==> inputs of v28 <==
// gemm_mem
module gemm_mem(
  input wire clk,
  input wire rst,
  input wire out_rdy,
  input wire v0__read_req_rdy,
  input wire [31:0] v0__read_resp,
  input wire v0__read_resp_vld,
  input wire v0__write_completion_vld,
  input wire v0__write_req_rdy,
  input wire [31:0] v0_in,
  input wire v0_in_vld,
  input wire v1__read_req_rdy,
  input wire [31:0] v1__read_resp,
  input wire v1__read_resp_vld,
  input wire v1__write_completion_vld,
  input wire v1__write_req_rdy,
  input wire [31:0] v1_in,
  input wire v1_in_vld,
  input wire [31:0] C_rd_data,
  output wire [31:0] out,
  output wire out_vld,
  output wire [3:0] v0__read_req,
  output wire v0__read_req_vld,
  output wire v0__read_resp_rdy,
  output wire v0__write_completion_rdy,
  output wire [35:0] v0__write_req,
  output wire v0__write_req_vld,
  output wire v0_in_rdy,
  output wire [3:0] v1__read_req,
  output wire v1__read_req_vld,
  output wire v1__read_resp_rdy,
  output wire v1__write_completion_rdy,
  output wire [35:0] v1__write_req,
  output wire v1__write_req_vld,
  output wire v1_in_rdy,
  output wire [3:0] C_rd_addr,
  output wire C_rd_en,
  output wire [3:0] C_wr_addr,
  output wire [31:0] C_wr_data,
  output wire C_wr_en
);
export LEC_CHECK = 0
export ABC_AREA = 1
export CAP_MARGIN = 20
export CORE_MARGIN = 2
export CORE_UTILIZATION = 68
export PLACE_DENSITY = 0.35
export SLEW_MARGIN = 20
create_clock -name core_clock -period 5.41 [get_ports {clk}]
run.sh (not shown) runs the stock make flow with config.mk's settings and CLKGATE_MAP_FILE=.
==> v9 (differences from v28) <==
Settings changed: CORE_UTILIZATION 68 to 72, CTS_CLUSTER_DIAMETER from default to 393, PLACE_DENSITY 0.35 to default.
==> flow/constraint.sdc (replaced) <==
create_clock -name core_clock -period 4.3 [get_ports {clk}]
set_input_delay 0.8600 -clock core_clock [delete_from_list [all_inputs] [get_ports {clk}]]
set_output_delay 0.8600 -clock core_clock [all_outputs]
set_load 0.01 [all_outputs]
==> v13 (differences from v28) <==
Settings changed: ABC_AREA 1 to default, CORE_UTILIZATION 68 to 40, PLACE_DENSITY 0.35 to default.
==> flow/constraint.sdc (replaced) <==
create_clock -name core_clock -period 13.4 [get_ports {clk}]
set_input_delay 2.6800 -clock core_clock [delete_from_list [all_inputs] [get_ports {clk}]]
set_output_delay 2.6800 -clock core_clock [all_outputs]
set_load 0.01 [all_outputs]
==> v6 (differences from v28) <==
Settings changed: CORE_UTILIZATION 68 to 67, CTS_CLUSTER_SIZE from default to 75, PLACE_DENSITY 0.35 to default, SETUP_SLACK_MARGIN from default to 1.35.
==> flow/constraint.sdc (replaced) <==
create_clock -name core_clock -period 4.57 [get_ports {clk}]
set_input_delay 0.9140 -clock core_clock [delete_from_list [all_inputs] [get_ports {clk}]]
set_output_delay 0.9140 -clock core_clock [all_outputs]
set_load 0.01 [all_outputs]
==> results_slide.txt <==
Implementation Results

STA
  – Post-route setup slack: -1.34 ns
  – Slew headroom: 0.323
  – Max frequency: 0.148 GHz
  – Final setup vio count: 22

Yosys
  – Most common cell in the netlist: inv_1
  – Synth Area in XOR/XNOR: 0.0183

Finish
  – Comb gates: 2,656

Global route
  – Grt met3 use: 0.0801

Pwr
  – Power Dens Cells: 117 nW/um^2

Status
  – Outcome: failed layout checks
  – Failed Checks: negative setup slack

Worst setup path
  – Nature of the critical path startpoint: flop

Floorplanning
  – FP Rows: 77
the above is filed under v28

==> results_slide.txt <==
Implementation Results

Yosys
  – Most common cell in the netlist: inv_1
  – #FFs+latches synth: 246
  – Post-synth mux share: 0
  – Synthesized net count: 4,972
  – Synth Area in XOR/XNOR: 0.0183

Status
  – Outcome: aborted with a tool error
  – Stopped at: 5_1_grt
  – Tool error: [ERROR GRT-0232] Routing congestion too high. Check the congestion heatmap in the GUI.

Floorplanning
  – Total die area: 43,500 sq um
  – Core box area: 41,100 sq um
  – FP Rows: 74

Clock tree
  – # clock sinks: 246

Placed design
  – Post-DP Area: 36,000 sq um

Global route
  – Grt met3 use: 0.765
the above is filed under v9

==> results_slide.txt <==
Implementation Results

Worst setup path
  – Nature of the critical path startpoint: input port
  – R2R depth: 23

Finish
  – Sequential share of cell area: 0.146
  – Reg area: 4930 sq um
  – Inverter count: 455
  – Comb gates: 2,495

STA
  – Post-route setup slack: 4.74 ns
  – Max frequency: 0.116 GHz
  – Fin. max-slew vios: 0

Floorplanning
  – Fp_density: 0.403
  – I/O pin count: 338

Pwr
  – Power Dens Cells: 48.9 nW/um^2
  – Total power: 0.00166 W
  – Combinational Power Share: 0.072
  – Clk. pwr: 0.000801 W

Yosys
  – Synth top cells by count: and2_1, inv_1, nand2_1, fa_1, dfxtp_1
  – Synth Area in XOR/XNOR: 0.0346

Clock tree
  – Cts repair resizes: 0

Status
  – Outcome: complete, no violations

Global route
  – Grt met3 use: 0.0225

Flow run
  – Max-cap violations: 0
the above is filed under v13

==> results_slide.txt <==
Implementation Results

Clock tree
  – Worst-path clk slew: 0.07 ns

Finish
  – Comb gates: 2,656

Pwr
  – Largest power group: clock
  – Power Dens Cells: 139 nW/um^2

Worst setup path
  – Crit path capture: p1_smul_11826[30]
  – RR Endpoint: p1_smul_11826[30]
  – Data required time of the worst path: 5.09 ns

Status
  – Outcome: failed layout checks
  – Failed Checks: negative setup slack

STA
  – Post-route setup slack: -2.32 ns
  – Max frequency: 0.145 GHz
  – Slew headroom: 0.258
  – Final setup vio count: 27

Floorplanning
  – N_taps: 592
  – FP Rows: 77

Global route
  – Grt met3 use: 0.0793

Yosys
  – Top area cell types: fa_1, dfxtp_1, inv_1, nand2_1, ha_1
  – Synth Area in XOR/XNOR: 0.0183
  – Adder Area Share: 0.354
  – Most common cell in the netlist: inv_1
the above is filed under v6



==> run a: inputs <==
Starting RTL as in the previous note.
Settings: LEC_CHECK=0, ABC_AREA=0, CAP_MARGIN=20, CORE_ASPECT_RATIO=0.84, CORE_MARGIN=2, CORE_UTILIZATION=72, MAX_ROUTING_LAYER=met4, PLACE_DENSITY=0.62, SETUP_SLACK_MARGIN=-0.45, SLEW_MARGIN=0, TNS_END_PERCENT=5; clock period 6.12 ns.
==> run b: changes against run a <==
ABC_AREA = not set   (was 0)
CORE_ASPECT_RATIO = not set   (was 0.84)
CORE_UTILIZATION = 58   (was 72)
MAX_ROUTING_LAYER = not set   (was met4)
PLACE_DENSITY = not set   (was 0.62)
SETUP_SLACK_MARGIN = not set   (was -0.45)
SLEW_MARGIN = 20   (was 0)
TNS_END_PERCENT = not set   (was 5)
==> flow/constraint.sdc (replaced) <==
create_clock -name core_clock -period 5.1 [get_ports {clk}]
set_input_delay 1.0200 -clock core_clock [delete_from_list [all_inputs] [get_ports {clk}]]
set_output_delay 1.0200 -clock core_clock [all_outputs]
set_load 0.01 [all_outputs]
==> run c: changes against run a <==
ABC_AREA = 1   (was 0)
CORE_ASPECT_RATIO = not set   (was 0.84)
CORE_UTILIZATION = 67   (was 72)
MAX_ROUTING_LAYER = not set   (was met4)
PLACE_DENSITY = not set   (was 0.62)
SETUP_SLACK_MARGIN = not set   (was -0.45)
SLEW_MARGIN = 20   (was 0)
TNS_END_PERCENT = not set   (was 5)
==> flow/constraint.sdc (replaced) <==
create_clock -name core_clock -period 6.57 [get_ports {clk}]
set_input_delay 1.3140 -clock core_clock [delete_from_list [all_inputs] [get_ports {clk}]]
set_output_delay 1.3140 -clock core_clock [all_outputs]
set_load 0.01 [all_outputs]
==> comparison table <==
metric	run a	run c	run b
Compound-Gate Fraction of Synth Area	9.81%	10.9%	9.81%
Overall routed net length	102000 µm	88600 µm	87400 µm
Total of clock buffers placed in the layout	34	39	43
CTS buffer count	26	28	29
Power density over cell area	100 mW/mm²	103 mW/mm²	123 mW/mm²
Via count	27900	28000	25300
Fraction of power consumed by the clock network	47.1%	46.1%	50.2%
Yosys Chip Area	0.0288 mm²	0.0301 mm²	0.0288 mm²
Horizontal die size	222 µm	216 µm	227 µm
Worst hold slack after final layout	0.457 ns	0.451 ns	0.456 ns
Post-route design area	0.0356 mm²	0.0362 mm²	0.0368 mm²
Critical Path Max Stage Delay	0.67 ns	0.55 ns	0.57 ns
Final setup viols	21	0	24
Run status	complete, but fails checks	no timing/DRC/antenna violations	complete, but fails checks
Layout check failures	setup timing	-	setup timing
Shortest period the worst path allows	7.23 ns	6.47 ns	6.61 ns
Routability congestion estimate from global placement	1.01	0.981	0.969
Number of tap instances	517	592	664
Startpoint of the lowest-slack hold path	p1_and_11666$_SDFFE_PP0P_	__C_ram_zero_latency0_skid_reg[20]$_SDFFE_PP0P_	__C_ram_zero_latency0_skid_reg[28]$_SDFFE_PP0P_
Clock network latency to the later pin of the worst-skew pair	0.58 ns	0.57 ns	0.58 ns
Power figures rest on the tool's default switching activity, not on a simulated workload.
